== run A ==
==> flow/design.v <==
module adder_32b (a , b, cin, cout, sum);
  input [31:0] a, b;
  input cin;
  output cout;
  output [31:0] sum;
  assign {cout, sum} = a + b + cin;
endmodule
module alu (a, b, ctrl, y, zero);
  input signed [31:0] a, b;
  input [2:0] ctrl;
  output [31:0] y;
  output zero;
  assign y =  (ctrl == 3'b000) ? (a & b) :
              (ctrl == 3'b001) ? (a | b) : 
              (ctrl == 3'b010) ? (a + b) :
              (ctrl == 3'b110) ? (a - b) : ((a<b) ? 32'd1: 32'd0);
  assign zero = (y == 32'd0) ? 1'b1 : 1'b0;
endmodule
module alu_controller (alu_op, func, operation);
  input [1:0] alu_op;
  input [5:0] func;
  output [2:0] operation;
  reg [2:0] operation;
  always @(alu_op, func)
  begin
    operation = 3'b000;
    if (alu_op == 2'b00)         
      operation = 3'b010;
    else if (alu_op == 2'b01)    
      operation = 3'b110;
    else if (alu_op == 2'b10)
      begin
        case (func)
          6'b100000: operation = 3'b010;   
          6'b100011: operation = 3'b110;   
          6'b100100: operation = 3'b000;   
          6'b100101: operation = 3'b001;   
          6'b101010: operation = 3'b111;   
          default:   operation = 3'b000;
        endcase
      end
      else 
          operation = 3'b111;  
  end
endmodule
module controller 
( opcode, func, zero, reg_dst, mem_to_reg,
 reg_write, alu_src, mem_read, mem_write, pc_src,
  operation, jSel, wRsel, jalSel, pcSel
                  );
    input [5:0] opcode;
    input [5:0] func;
    input zero;
    output  reg_dst, mem_to_reg, reg_write, alu_src, 
            mem_read, mem_write, pc_src ,jSel,wRsel,jalSel,pcSel ;
    reg     reg_dst, mem_to_reg, reg_write, 
            alu_src, mem_read, mem_write, jSel,
            wRsel, jalSel, pcSel, temp; 
    output [2:0] operation;
    reg [1:0] alu_op;     
    reg branch;   
    alu_controller ALU_CTRL(alu_op, func, operation);
    always @(opcode)
    begin
      {reg_dst, alu_src, mem_to_reg, reg_write, mem_read, mem_write, branch, alu_op,jSel,wRsel,jalSel,pcSel} = 13'b0;
      case (opcode)
        6'b000000 : {reg_dst, reg_write, alu_op ,jSel,wRsel} = 6'b111011;   
        6'b100011 : {alu_src, mem_to_reg, reg_write, mem_read,jSel,wRsel} = 6'b111111; 
        6'b101011 : {alu_src, mem_write,jSel} = 3'b111;                                 
        6'b000100 : {branch, alu_op,jSel} = 4'b1011; 
        6'b001001: {reg_write, alu_src,jSel,wRsel} = 4'b1111; 
        6'b000010:  ; 
        6'b000011: {reg_write,jalSel} = 2'b11 ; 
        6'b000110: {jSel,pcSel} = 2'b11 ; 
        6'b001010: {reg_write,wRsel,alu_src,alu_op,jSel} = 6'b111111; 
      endcase
    end
    assign pc_src = branch & zero;
endmodule
module mux2to1_32b (i0, i1, sel, y);
  input [31:0] i0, i1;
  input sel;
  output [31:0] y;
  assign y = (sel==1'b1) ? i1 : i0;
endmodule
module mux2to1_5b (i0, i1, sel, y);
  input [4:0] i0, i1;
  input sel;
  output [4:0] y;
  assign y = (sel==1'b1) ? i1 : i0;
endmodule
module reg_32b (d_in, sclr, ld, clk, d_out);
  input [31:0] d_in;
  input sclr, ld, clk;
  output [31:0] d_out;
  reg [31:0] d_out;
  always @(posedge clk)
  begin
    if (sclr==1'b1)
      d_out <= 32'd0;
    else if (ld)
      d_out <= d_in;
  end
endmodule
module reg_file (wr_data, rd_reg1, rd_reg2, wr_reg, reg_write, rst, clk, rd_data1, rd_data2);
  input [31:0] wr_data;
  input [4:0] rd_reg1, rd_reg2, wr_reg;
  input reg_write, rst, clk;
  output [31:0] rd_data1, rd_data2;
  reg [31:0] register_file [0:31];
  integer i;
  assign rd_data1 = (rd_reg1 == 5'b0) ? 32'd0 : register_file[rd_reg1];
  assign rd_data2 = (rd_reg2 == 5'b0) ? 32'd0 : register_file[rd_reg2];
  always @(posedge clk)
    if (rst == 1'b1)
      for (i=0; i<32 ; i=i+1 )
        register_file[i] <= 32'd0;
    else if (reg_write == 1'b1)
      if(wr_reg != 5'd0)
        register_file[wr_reg] <= wr_data;
endmodule
module shl2 (d_in, d_out);
  input [31:0] d_in;
  output [31:0] d_out;
  assign d_out = d_in << 2;
endmodule
module shl2_26bit (d_in, d_out);
  input [25:0] d_in;
  output [27:0] d_out;
  assign d_out = {d_in  , 2'b0};
endmodule
module sign_ext (d_in, d_out);
  input [15:0] d_in;
  output [31:0] d_out;
  assign d_out = {{16{d_in[15]}}, d_in};
endmodule
module datapath ( clk, rst, inst_adr, inst, data_adr,
data_out, data_in ,regDst, mem_to_reg, alu_src,
 pc_src, alu_ctrl, reg_write,zero, jalSel, wRsel, jSel, pcSel
                 );
  input  clk, rst;
  input jalSel,wRsel,jSel,pcSel;
  output [31:0] inst_adr;
  input  [31:0] inst;
  output [31:0] data_adr;
  output [31:0] data_out;
  input  [31:0] data_in;
  input  regDst, mem_to_reg, alu_src, pc_src, reg_write;
  input  [2:0] alu_ctrl;
  output zero;
  wire [31:0] pc_out;
  wire cout_pc_adder;
  wire [31:0] pc_plus4;
  wire cout_pc_adder2;
  wire [31:0] read_data1, read_data2;
  wire [31:0] sgn_ext_out;
  wire [31:0] mux2_out;
  wire [31:0] alu_out;
  wire [31:0] adder2_out;
  wire [31:0] shl2_out;
  wire [31:0] mux3_out;
  wire [31:0] mux4_out;
  wire [4:0]  mux1_out;
  wire [4:0] mux5_out;
  wire [31:0] mux6_out;
  wire [31:0] mux7_out;
  wire [31:0] mux8_out;
  wire [27:0] outShl ;
  wire [31:0] jAdr ;
  reg_32b PC(mux8_out, rst, 1'b1, clk, pc_out);
  adder_32b ADDER_PC (pc_out , 32'd4, 1'b0, cout_pc_adder, pc_plus4);
  adder_32b ADDER2_PC(pc_plus4, shl2_out, 1'b0, cout_pc_adder2, adder2_out);
  mux2to1_32b MUX_6(pc_plus4, adder2_out, pc_src, mux3_out);
  shl2 SHL2(sgn_ext_out, shl2_out);
  mux2to1_32b MUX_7(mux3_out,read_data1, pcSel , mux7_out);
  shl2_26bit SHL2_26to28(inst[25:0], outShl);
  mux2to1_32b MUX_8(jAdr,mux7_out, jSel , mux8_out);
  mux2to1_5b MUX_1(inst[20:16], inst[15:11], regDst, mux1_out);
  mux2to1_5b MUX_2(mux1_out, 5'd31 , jalSel, mux5_out);
  mux2to1_32b MUX_3(pc_plus4, mux4_out, wRsel, mux6_out);
  reg_file  RF(mux6_out, inst[25:21], inst[20:16], mux5_out, reg_write, rst, clk, read_data1, read_data2);
  sign_ext SGN_EXT(inst[15:0], sgn_ext_out);
  mux2to1_32b MUX_5(read_data2, sgn_ext_out, alu_src, mux2_out);
  alu ALU(read_data1, mux2_out, alu_ctrl, alu_out, zero);
  mux2to1_32b MUX_4(alu_out, data_in, mem_to_reg, mux4_out);
  assign inst_adr = pc_out;
  assign data_adr = alu_out;
  assign data_out = read_data2;
  assign jAdr = {pc_plus4[31:28],outShl};
endmodule
module mips_single_cycle 
(rst, clk, inst_adr, inst, data_adr, data_in,
 data_out, mem_read, mem_write);
  input rst, clk;
  output [31:0] inst_adr;
  input  [31:0] inst;
  output [31:0] data_adr;
  input  [31:0] data_in;
  output [31:0] data_out;
  output mem_read, mem_write;
  wire reg_dst, mem_to_reg, alu_src,
   pc_src, reg_write, zero,jalSel,wRsel,jSel,pcSel;
  wire [2:0] alu_ctrl;
  datapath DP(  
    clk, rst, inst_adr, inst, data_adr,
    data_out, data_in ,reg_dst, mem_to_reg, alu_src, 
    pc_src, alu_ctrl, reg_write,
    zero, jalSel, wRsel, jSel, pcSel
            );
  controller CU(  
    inst[31:26], inst[5:0], zero, reg_dst,
     mem_to_reg, reg_write, alu_src,
      mem_read, mem_write, pc_src, alu_ctrl,
       jSel, wRsel, jalSel, pcSel
                );
endmodule
==> flow/config.mk <==
export PLATFORM = sky130hd
export DESIGN_NAME = mips_single_cycle
export DESIGN_NICKNAME = mips_single_cycle
export VERILOG_FILES = /design/flow/design.v
export SDC_FILE = /design/flow/constraint.sdc
export NUM_CORES = 4
export LEC_CHECK = 0
export CAP_MARGIN = 0
export CORE_ASPECT_RATIO = 1.45
export CORE_MARGIN = 2
export CORE_UTILIZATION = 72
export CTS_CLUSTER_DIAMETER = 347
export CTS_CLUSTER_SIZE = 10
export HOLD_SLACK_MARGIN = 0.28
export PLACE_DENSITY = 0.42
export SETUP_SLACK_MARGIN = 1.39
export SLEW_MARGIN = 20
export TNS_END_PERCENT = 40
==> flow/constraint.sdc <==
create_clock -name core_clock -period 5.61 [get_ports {clk}]
set_input_delay 1.1220 -clock core_clock [delete_from_list [all_inputs] [get_ports {clk}]]
set_output_delay 1.1220 -clock core_clock [all_outputs]
set_load 0.01 [all_outputs]
run.sh (not shown) runs the stock make flow with config.mk's settings and CLKGATE_MAP_FILE=.
Run A did not finish; the tool stopped in global routing with error GRT-0116.
--- input diff run A..run B ---
==> flow/config.mk <==
export PLATFORM = sky130hd
export DESIGN_NAME = mips_single_cycle
export DESIGN_NICKNAME = mips_single_cycle
export VERILOG_FILES = /design/flow/design.v
export SDC_FILE = /design/flow/constraint.sdc
export NUM_CORES = 4
export LEC_CHECK = 0
export CAP_MARGIN = 20
export CORE_MARGIN = 2
export CORE_UTILIZATION = 58
export SETUP_SLACK_MARGIN = 1.38
export SLEW_MARGIN = 20
==> flow/constraint.sdc <==
create_clock -name core_clock -period 5.99 [get_ports {clk}]
set_input_delay 1.1980 -clock core_clock [delete_from_list [all_inputs] [get_ports {clk}]]
set_output_delay 1.1980 -clock core_clock [all_outputs]
set_load 0.01 [all_outputs]
==> comparison <==
- Stage in which a tool error killed run A: global routing.
- Every stage of run B finished as expected; the final checks, on the other hand, flagged setup timing, which means the layout fails.
- Delta (run B minus run A): worst slack at placement saw little to no change; total of cells resized after clock tree synthesis saw a decrease.
- Horizontal die dimension ends up lower on run A.
- Number of setup buffers added after CTS (lower): run A
## Diff of input files: run C against run B
--- a/flow/config.mk
+++ b/flow/config.mk
@@ -9,4 +9,3 @@
 export CORE_MARGIN = 2
-export CORE_UTILIZATION = 58
-export SETUP_SLACK_MARGIN = 1.38
+export CORE_UTILIZATION = 40
 export SLEW_MARGIN = 20
==> flow/constraint.sdc <==
create_clock -name core_clock -period 10.8 [get_ports {clk}]
set_input_delay 2.1600 -clock core_clock [delete_from_list [all_inputs] [get_ports {clk}]]
set_output_delay 2.1600 -clock core_clock [all_outputs]
set_load 0.01 [all_outputs]
Notes after the runs:
In summary, run C completed successfully, with a layout that passed the timing, DRC and antenna checks.
Compared with run B, in run C CTS buffer count grew by about 5.6%; final cell count shrank by about 2.5%; routed wire length shrank by 22000 microns; layout overhead on the synthesized area shrank by 16 points.
In run C the proportion of power drawn by the clock network turned out 4.2 points higher than in run B.
Of run C and run B, it is run C that has the higher tap cell instance count.
Lower global placer's final weighted congestion goes to run C over run B.
Vias: run C below run B
Looking only at switching share of total power, and setting everything else aside, the higher value of run B and run C goes to run B.
When run C is measured against run B, its cell area turns out about 13% lower.
What run D does differently from run C at the input level:
--- a/flow/config.mk
+++ b/flow/config.mk
@@ -9,3 +9,7 @@
 export CORE_MARGIN = 2
-export CORE_UTILIZATION = 40
+export CORE_UTILIZATION = 71
+export CTS_CLUSTER_DIAMETER = 364
+export CTS_CLUSTER_SIZE = 100
+export PLACE_DENSITY = 0.39
 export SLEW_MARGIN = 20
+export TNS_END_PERCENT = 5
==> flow/constraint.sdc <==
create_clock -name core_clock -period 6.03 [get_ports {clk}]
set_input_delay 1.2060 -clock core_clock [delete_from_list [all_inputs] [get_ports {clk}]]
set_output_delay 1.2060 -clock core_clock [all_outputs]
set_load 0.01 [all_outputs]
[summary]
- Run D: it failed during global routing, and the tool reported ODB-0269.
- Re number of resized instances in the post-cts repair step: run D is 364 up on run C.
- Any difference in synthesized cell count between run C and run D is small enough to ignore.
- Taking run C as 1.0, run D lands at 1.11 on final weighted congestion in routability-driven placement.
- Run D and run C ended up with roughly the same post-synth design cell area.
- Summary of run D over run C: chip footprint decreased by 0.068 sq mm relative to the old numbers; total placed instance area went up about 7%.
- Re TritonCTS buffer count: run D is 100 down on run C.
- Die extent in x (run C / run D): 1.3
- Diff run C -> run D: initial cell density of the core up 31 points, maximum level of the CTS H-tree down 2.
Here is what was changed in the inputs of run E compared with run D.
--- a/flow/config.mk
+++ b/flow/config.mk
@@ -9,7 +9,5 @@
 export CORE_MARGIN = 2
-export CORE_UTILIZATION = 71
-export CTS_CLUSTER_DIAMETER = 364
-export CTS_CLUSTER_SIZE = 100
-export PLACE_DENSITY = 0.39
+export CORE_UTILIZATION = 61
+export MAX_ROUTING_LAYER = met4
+export SETUP_SLACK_MARGIN = 1.57
 export SLEW_MARGIN = 20
-export TNS_END_PERCENT = 5
==> flow/constraint.sdc <==
create_clock -name core_clock -period 5.99 [get_ports {clk}]
set_input_delay 1.1980 -clock core_clock [delete_from_list [all_inputs] [get_ports {clk}]]
set_output_delay 1.1980 -clock core_clock [all_outputs]
set_load 0.01 [all_outputs]
==> results <==
- Diff run D and run E: TritonCTS buffer count lower in run D
- Run E vs. run D: placement-stage worst setup slack decreased by 0.086 ns relative to the old numbers, total placed instance area increased by about 0.9% relative to the old numbers, sum of net half-perimeters after detailed placement decreased by about 4.5% relative to the old numbers.
- Although it ran to completion, run E produced a layout that fails the final checks because of setup timing.
- Summary of run E over run D: site row count shows an increase of 9, routability congestion estimate shows a reduction of about 1%.
Power is estimated from default activity; no workload was simulated.
